// lcd_top
module lcd_top(
  input clk,
  input rst,
  input PS2_CLK,
  input PS2_DATA,
  output [7:4] DB,
  output LCD_E,
  output LCD_RS,
  output LCD_RW,
  output [7:0] LED
  );
==> flow/config.mk <==
export PLATFORM = sky130hd
export DESIGN_NAME = lcd_top
export DESIGN_NICKNAME = lcd_top
export VERILOG_FILES = /design/flow/design.v
export SDC_FILE = /design/flow/constraint.sdc
export NUM_CORES = 4
export LEC_CHECK = 0
export ABC_AREA = 0
export CAP_MARGIN = 20
export CORE_MARGIN = 10
export CORE_UTILIZATION = 58
export CTS_CLUSTER_DIAMETER = 329
export GPL_TIMING_DRIVEN = 1
export HOLD_SLACK_MARGIN = 0.13
export MAX_ROUTING_LAYER = met5
export PLACE_DENSITY_LB_ADDON = 0.03
export SETUP_SLACK_MARGIN = 4.47
export SLEW_MARGIN = 20
export TNS_END_PERCENT = 15
==> flow/constraint.sdc <==
create_clock -name core_clock -period 19.1 [get_ports {clk}]
set_input_delay 3.8200 -clock core_clock [delete_from_list [all_inputs] [get_ports {clk}]]
set_output_delay 3.8200 -clock core_clock [all_outputs]
set_load 0.01 [all_outputs]
run.sh (not shown) runs the stock make flow with config.mk's settings and CLKGATE_MAP_FILE=.
The first run completed without violations.
Change:
ABC_AREA = 1   (was 0)
CORE_MARGIN = 2   (was 10)
CORE_UTILIZATION = 72   (was 58)
CTS_CLUSTER_SIZE = 15   (was not set)
HOLD_SLACK_MARGIN = not set   (was 0.13)
MAX_ROUTING_LAYER = not set   (was met5)
SETUP_SLACK_MARGIN = 2.02   (was 4.47)
TNS_END_PERCENT = not set   (was 15)
clock period = 8.19 ns   (was 19.1 ns; I/O delays follow)
The new run finished but fails on max-capacitance violations, max-slew violations.
Power grows by 120%.
Synthesized area rises by about 6%.
Routed wire length rose by 73%.
Change:
ABC_AREA = not set   (was 1)
CTS_CLUSTER_DIAMETER = 29   (was 329)
CTS_CLUSTER_SIZE = 26   (was 15)
GPL_TIMING_DRIVEN = not set   (was 1)
PLACE_DENSITY_LB_ADDON = 0.01   (was 0.03)
SETUP_SLACK_MARGIN = 2.35   (was 2.02)
The new run stopped in global routing (5_1_grt) (GRT-0232).
Synthesized area falls by 5.8%.
Synthesized cell count falls by 33%.
Die size falls by about 6%.
Change:
ABC_AREA = 1   (was not set)
CTS_CLUSTER_DIAMETER = not set   (was 29)
CTS_CLUSTER_SIZE = not set   (was 26)
PLACE_DENSITY_LB_ADDON = not set   (was 0.01)
SETUP_SLACK_MARGIN = 1.92   (was 2.35)
After rerunning:
- The new run finished with max-capacitance violations, max-slew violations, negative setup slack left
- synthesized area increases by 6.1%
- die area increases by 6.0%
- synthesized cell count increases by 49%


job 101:
Starting RTL as in the previous note.
Settings: LEC_CHECK=0, ABC_AREA=1, CAP_MARGIN=20, CORE_MARGIN=2, CORE_UTILIZATION=72, CTS_CLUSTER_DIAMETER=400, PLACE_DENSITY_LB_ADDON=0.08, SETUP_SLACK_MARGIN=-0.69, SLEW_MARGIN=20; clock period 8.19 ns.
#### Input delta (job 102 over job 101)
--- a/flow/config.mk
+++ b/flow/config.mk
@@ -11,5 +11,4 @@
 export CORE_UTILIZATION = 72
-export CTS_CLUSTER_DIAMETER = 400
-export PLACE_DENSITY_LB_ADDON = 0.08
-export SETUP_SLACK_MARGIN = -0.69
+export CTS_CLUSTER_DIAMETER = 370
+export SETUP_SLACK_MARGIN = 2.44
 export SLEW_MARGIN = 20
==> results <==
- Status: area of the mapped netlist parity (job 102, job 101)
- Taking job 101 as the reference, in job 102 instance area after placement shows an increase of 1.4%, area share of xor/xnor cells in the synthesized design shows no meaningful change, placer congestion estimate went up about 4.5%, count of cell types in the netlist was more or less identical.
- What ended job 102 was a tool error in global routing (5_1_grt); the run never finished.
- In job 102, half-perimeter wire length after detailed placement is higher than in job 101.
- Diff job 102..job 101 | horizontal extent of the die | unchanged
- From job 101 to job 102 the numbers moved as follows: post-CTS setup buffer count +91, synthesized-area fraction occupied by ao, oa, aoi and oai cells ~0 delta.
- The cell resize tally after clock tree synthesis number comes out lower for job 101 vs job 102.
- Job 101 and job 102 ended up with roughly the same placed cell count.
#### Input delta (job 103 over job 102)
--- a/flow/config.mk
+++ b/flow/config.mk
@@ -11,4 +11,4 @@
 export CORE_UTILIZATION = 72
-export CTS_CLUSTER_DIAMETER = 370
-export SETUP_SLACK_MARGIN = 2.44
+export CTS_CLUSTER_DIAMETER = 387
+export SETUP_SLACK_MARGIN = 1.22
 export SLEW_MARGIN = 20
==> comparison <==
Job 103 finished every stage and its layout cleared the timing, design-rule and antenna checks.
Lower worst slack at placement goes to job 103 over job 102.
Between job 102 and job 103, the number of cells after detailed placement figures differ only marginally.
Looking at number of buffers inserted to repair setup after CTS, job 103 sits 91 lower than job 102 does.
From job 103 to job 102, synthesized-area fraction occupied by adder cells did not move at all.
Re chip footprint: no difference whatsoever between job 103 and job 102.
Comparing job 102 against job 103, there is no change at all in fraction of synthesis flops using an asynchronous set or reset pin.
Reported for job 103 and job 102, floorplan row count turned out identical to the last digit.
Re xor/xnor share of the synthesized area: no difference whatsoever between job 103 and job 102.
Here is what was changed in the inputs of job 104 compared with job 103.
--- a/flow/config.mk
+++ b/flow/config.mk
@@ -9,6 +9,11 @@
 export CAP_MARGIN = 20
+export CORE_ASPECT_RATIO = 1.74
 export CORE_MARGIN = 2
 export CORE_UTILIZATION = 72
-export CTS_CLUSTER_DIAMETER = 387
-export SETUP_SLACK_MARGIN = 1.22
+export CTS_CLUSTER_DIAMETER = 329
+export CTS_CLUSTER_SIZE = 17
+export GPL_TIMING_DRIVEN = 1
+export HOLD_SLACK_MARGIN = 0.29
+export PLACE_DENSITY_LB_ADDON = 0.03
+export SETUP_SLACK_MARGIN = 2.02
 export SLEW_MARGIN = 20
### Flow results
Fraction of power consumed by combinational cells on job 104 is up relative to job 103.
Against job 103, clock tree skew after final layout in job 104 came out worse.
Job 103 -> job 104: die extent in y increased by more than a quarter
Cell depth of the worst flop-to-flop path came out higher on job 104 than on job 103.
Both conditions hold for job 104: the flow ran to the end and the final layout passed the timing, design-rule and antenna checks.
Job 103 → job 104: sequential share of layout area down 2.2 points; non-clock buffer count up 87; overall routed net length up 53%; share of total power in the clock network down 7.3 points; cell count up about 2.2%.
Total power was lower in the run labelled job 104.
Comparing job 103 with job 104, the hold slack came out essentially unchanged.
met5 as the top routing layer in use was reported by job 104, and met4 by job 103.
Here is what was changed in the inputs of job 105 compared with job 104.
==> flow/config.mk <==
export PLATFORM = sky130hd
export DESIGN_NAME = lcd_top
export DESIGN_NICKNAME = lcd_top
export VERILOG_FILES = /design/flow/design.v
export SDC_FILE = /design/flow/constraint.sdc
export NUM_CORES = 4
export LEC_CHECK = 0
export ABC_AREA = 1
export CAP_MARGIN = 20
export CORE_MARGIN = 2
export CORE_UTILIZATION = 72
export CTS_CLUSTER_DIAMETER = 400
export CTS_CLUSTER_SIZE = 10
export PLACE_DENSITY_LB_ADDON = 0.08
export SETUP_SLACK_MARGIN = -0.69
export SLEW_MARGIN = 40
### Flow results
- Re hold slack: job 105 and job 104 aren't equal, and the higher value belongs to job 104.
- Job 104 → job 105: compound-cell area share of the yosys netlist ~0 delta; critical path depth shrank by 4; design area fell 4.6%; total wire length went down; combinational cell area excluding buffers and inverters went down.
- Job 104 leaves less setup margin than job 105.
- Looking only at post-CTS clock slew at the launch and capture registers of the worst setup and hold paths, and setting everything else aside, the higher value of job 105 and job 104 goes to job 104.
- In job 105, via count is lower than in job 104.


lcd_top again, from the RTL that the note above started with.
Settings: LEC_CHECK=0, ABC_AREA=1, CAP_MARGIN=20, CORE_MARGIN=2, CORE_UTILIZATION=70, CTS_CLUSTER_DIAMETER=271, GPL_TIMING_DRIVEN=1, PLACE_DENSITY_LB_ADDON=0.03, SETUP_SLACK_MARGIN=-0.44, SLEW_MARGIN=20; clock period 7.5 ns.
The first run passed the timing, design-rule and antenna checks.
==> next run, changes <==
Settings changed: ABC_AREA 1 to not set, CORE_UTILIZATION 70 to 66, CTS_CLUSTER_DIAMETER 271 to not set, GPL_TIMING_DRIVEN 1 to not set, PLACE_DENSITY_LB_ADDON 0.03 to not set, SETUP_SLACK_MARGIN -0.44 to not set.
Clock period 7.5 ns to 12.3 ns, I/O delays scaled along.
Result: The changed run ran to the end with no violations. Design area falls by 5.3%. Power fell by 38%. Utilization came out lower by 4.1 points. Clock skew falls by 0.027 ns. Setup slack gets better by 2.0 ns. Die size is about the same.


Starting RTL as in the previous note.
Settings: LEC_CHECK=0, ABC_AREA=1, CAP_MARGIN=20, CORE_ASPECT_RATIO=1.76, CORE_MARGIN=2, CORE_UTILIZATION=40, GPL_TIMING_DRIVEN=0, MAX_ROUTING_LAYER=met4, MIN_ROUTING_LAYER=met2, PLACE_DENSITY_LB_ADDON=0.06, SLEW_MARGIN=25, TNS_END_PERCENT=65; clock period 15.3 ns.
The baseline ran to the end with no violations.
Change:
Settings changed: CORE_ASPECT_RATIO 1.76 to 0.65, GPL_TIMING_DRIVEN 0 to default, MIN_ROUTING_LAYER met2 to default, PLACE_DENSITY_LB_ADDON 0.06 to 0.17.
Clock period 15.3 ns to 20.0 ns, I/O delays scaled along.
After rerunning:
- setup slack improves by 1.6 ns
- cell area came out lower by 1.8%
- wire length shrinks by 23%
- clock-buffer cell count grows by 2
- sequential power drops by 24%
- final cell count shrinks by 2.3%
- via count went down by 30%
- global-route usage came out lower by 20 points
Change:
Settings changed: CORE_ASPECT_RATIO 0.65 to 0.99, CORE_UTILIZATION 40 to 62, CTS_CLUSTER_DIAMETER from default to 116, GPL_ROUTABILITY_DRIVEN from default to 0, GPL_TIMING_DRIVEN from default to 0, MAX_ROUTING_LAYER met4 to default, PLACE_DENSITY_LB_ADDON 0.17 to default, SLEW_MARGIN 25 to 20, TNS_END_PERCENT 65 to default.
The changed run passed the timing, design-rule and antenna checks.
Sequential power barely changes.
Worst hold slack hardly moves.
Synthesized area stays the same.
Utilization increases by 25 points.


== job 6279 ==
Starting RTL as in the previous note.
make LEC_CHECK=0 ABC_AREA=1 CAP_MARGIN=0 CORE_MARGIN=2 CORE_UTILIZATION=72 CTS_CLUSTER_DIAMETER=271 GPL_TIMING_DRIVEN=1 PLACE_DENSITY_LB_ADDON=0.03 SETUP_SLACK_MARGIN=5.0 SLEW_MARGIN=20 finish   # period 7.52 ns
For job 6279, the flow was terminated by a tool error in 5_1_grt and produced no final design.
Input changes introduced in job 6180 (baseline for comparison: job 6279):
# job 6279
export LEC_CHECK = 0
export ABC_AREA = 1
export CAP_MARGIN = 0
export CORE_MARGIN = 2
export CORE_UTILIZATION = 72
export CTS_CLUSTER_DIAMETER = 271
export GPL_TIMING_DRIVEN = 1
export PLACE_DENSITY_LB_ADDON = 0.03
export SETUP_SLACK_MARGIN = 5.0
export SLEW_MARGIN = 20
create_clock -name core_clock -period 7.52 [get_ports {clk}]
# job 6180
export LEC_CHECK = 0
export ABC_AREA = 1
export CAP_MARGIN = 20
export CORE_MARGIN = 10
export CORE_UTILIZATION = 35
export CTS_CLUSTER_DIAMETER = 329
export GPL_TIMING_DRIVEN = 1
export PLACE_DENSITY_LB_ADDON = 0.03
export SETUP_SLACK_MARGIN = 5.0
export SLEW_MARGIN = 20
create_clock -name core_clock -period 19.1 [get_ports {clk}]
Job 6180 finished end to end and its layout was clean on timing, DRC and antenna.
From job 6279 to job 6180 the numbers moved as follows: routability congestion estimate from global placement lower; share of the core filled by cells before placement has decreased.
Maximum clock path buffer count came out exactly the same in job 6180 and job 6279.
Count of placed standard cells including taps was lower in the run labelled job 6279.
Lower chip area among job 6180 and job 6279: job 6279
Comparing job 6279 against job 6180, there is no change at all in number of placed I/O pins.
For job 685, these inputs were changed with respect to job 6180:
# job 6180
export LEC_CHECK = 0
export ABC_AREA = 1
export CAP_MARGIN = 20
export CORE_MARGIN = 10
export CORE_UTILIZATION = 35
export CTS_CLUSTER_DIAMETER = 329
export GPL_TIMING_DRIVEN = 1
export PLACE_DENSITY_LB_ADDON = 0.03
export SETUP_SLACK_MARGIN = 5.0
export SLEW_MARGIN = 20
create_clock -name core_clock -period 19.1 [get_ports {clk}]
# job 685
export LEC_CHECK = 0
export ABC_AREA = 1
export CAP_MARGIN = 20
export CORE_MARGIN = 2
export CORE_UTILIZATION = 72
export CTS_CLUSTER_DIAMETER = 329
export GPL_TIMING_DRIVEN = 1
export PLACE_DENSITY_LB_ADDON = 0.03
export SETUP_SLACK_MARGIN = 2.02
export SLEW_MARGIN = 20
create_clock -name core_clock -period 8.85 [get_ports {clk}]
==> results <==
Lower clock network power share among job 685 and job 6180: job 685. Job 685 ends up with a length of routed wiring on met1 that is about 20% lower than in job 6180. In job 685 the count of clock-buffer cells in the layout turned out 16 lower than in job 6180. Cell area: job 685 and job 6180 compared, lower one is job 6180. For total power draw, dividing the value from job 6180 by the value from job 685 gives 0.49. STATUS die area: job 685 wins against job 6180. Going from job 6180 to job 685, CTS buffer count now smaller, buffer and inverter count on the worst path now larger, total wire length after detailed routing now larger, core outline area now smaller. Row clock network power: job 685 higher / job 6180 lower.
For job 9161, these inputs were changed with respect to job 685:
# job 685
export LEC_CHECK = 0
export ABC_AREA = 1
export CAP_MARGIN = 20
export CORE_MARGIN = 2
export CORE_UTILIZATION = 72
export CTS_CLUSTER_DIAMETER = 329
export GPL_TIMING_DRIVEN = 1
export PLACE_DENSITY_LB_ADDON = 0.03
export SETUP_SLACK_MARGIN = 2.02
export SLEW_MARGIN = 20
create_clock -name core_clock -period 8.85 [get_ports {clk}]
# job 9161
export LEC_CHECK = 0
export ABC_AREA = 1
export CAP_MARGIN = 20
export CORE_MARGIN = 2
export CORE_UTILIZATION = 72
export SLEW_MARGIN = 20
create_clock -name core_clock -period 9.36 [get_ports {clk}]
Findings:
Average wire per standard cell in job 9161 is about 14% lower than in job 685. In terms of final worst hold slack, job 685 and job 9161 differ only marginally. Between job 685 and job 9161, the flow reports number of clock buffer instances in the layout decreasing by a few percent. Job 9161 -> job 685: total congestion overflow delta 0, exact match. Via count for job 9161: about 7% down relative to job 685. Per the comparison of job 9161 with job 685, total clock network power saw a decrease; overall power of the completed layout now sits lower. Comparing job 685 and job 9161, the higher area growth from synthesis to layout was measured on job 685. Part of the total power dissipated in sequential elements ends up lower on job 685. Diff job 685 -> job 9161 | buffering stage count on the worst path with inverters included | decrease of 2.


lcd_top again, from the RTL that the note above started with.
Settings: LEC_CHECK=0, CAP_MARGIN=20, CORE_ASPECT_RATIO=0.71, CORE_MARGIN=2, CORE_UTILIZATION=70, CTS_CLUSTER_SIZE=58, PLACE_DENSITY_LB_ADDON=0.0, SETUP_SLACK_MARGIN=2.38, SLEW_MARGIN=5; clock period 8.22 ns.
The starting point finished clean.
Next try:
Settings changed: CORE_ASPECT_RATIO 0.71 to not set, CORE_UTILIZATION 70 to 40, CTS_CLUSTER_SIZE 58 to not set, PLACE_DENSITY_LB_ADDON 0.0 to not set, SETUP_SLACK_MARGIN 2.38 to not set, SLEW_MARGIN 5 to 20.
Clock period 8.22 ns to 20.0 ns, I/O delays scaled along.
Result:
- clock skew decreases by 15 ps
- worst setup slack gets better by 3800 ps
- register-to-register slack gains 4900 ps
- total power decreases by well over a third
- clock power decreases by well over a third
- utilization came out lower by 40 points


## wip/raven
lcd_top again, from the RTL that the note above started with.
clock: 9.9 ns
lec_check: 0
cap_margin: 0
core_margin: 2
core_utilization: 17
cts_cluster_diameter: 91
gpl_routability_driven: 0
max_routing_layer: met4
min_routing_layer: met1
place_density_lb_addon: 0.3
setup_slack_margin: 2.57
slew_margin: 20
tns_end_percent: 60
#### Input delta (wip/xenon over wip/raven)
Settings: clearing CTS_CLUSTER_DIAMETER, which used to be 91; clearing GPL_ROUTABILITY_DRIVEN, which used to be 0; clearing MIN_ROUTING_LAYER, which used to be met1; clearing SETUP_SLACK_MARGIN, which used to be 2.57; swapping 0 for 20 in CAP_MARGIN; putting CTS_CLUSTER_SIZE at 17 where nothing was set; clearing TNS_END_PERCENT, which used to be 60; clearing MAX_ROUTING_LAYER, which used to be met4; swapping 17 for 70 in CORE_UTILIZATION; clearing PLACE_DENSITY_LB_ADDON, which used to be 0.3; swapping 9.9 for 8.39 in the clock period (ns, I/O delays scaled along).
Results
- Diff wip/raven -> wip/xenon: first-pass GRT wire length decreased by 3300 µm relative to the old numbers, total chip power rose 0.67 mW, cell leakage power dropped 3.4%.
- Compared with wip/raven, in wip/xenon clock latency of the later-clocked register in the worst-skew pair flat, clock power share fell by 1.9 points.
- Sequential share of layout area: higher on wip/xenon
Setup changes, wip/xenon to wip/umber
Settings: putting PLACE_DENSITY_LB_ADDON at 0.0 where nothing was set; swapping 17 for 77 in CTS_CLUSTER_SIZE; putting SETUP_SLACK_MARGIN at 2.38 where nothing was set.
Notes after the runs:
For wip/umber, the standard cell with the maximum stage delay on the critical path was mux4_2, unlike wip/xenon, where it was ha_4. Lower routed wire length was reported by wip/xenon, not wip/umber. [compare] base=wip/xenon new=wip/umber: power saw a decrease, final area went up, transition time of the tightest slew-check pin rose by 0.10 ns, via count has increased. Worst path setup slack after routing: wip/umber better than wip/xenon. In the flow results for wip/umber and wip/xenon, the largest net degree at the start of global routing is smaller on wip/umber.
No activity file was given, so power comes from the tool's default toggle rates.
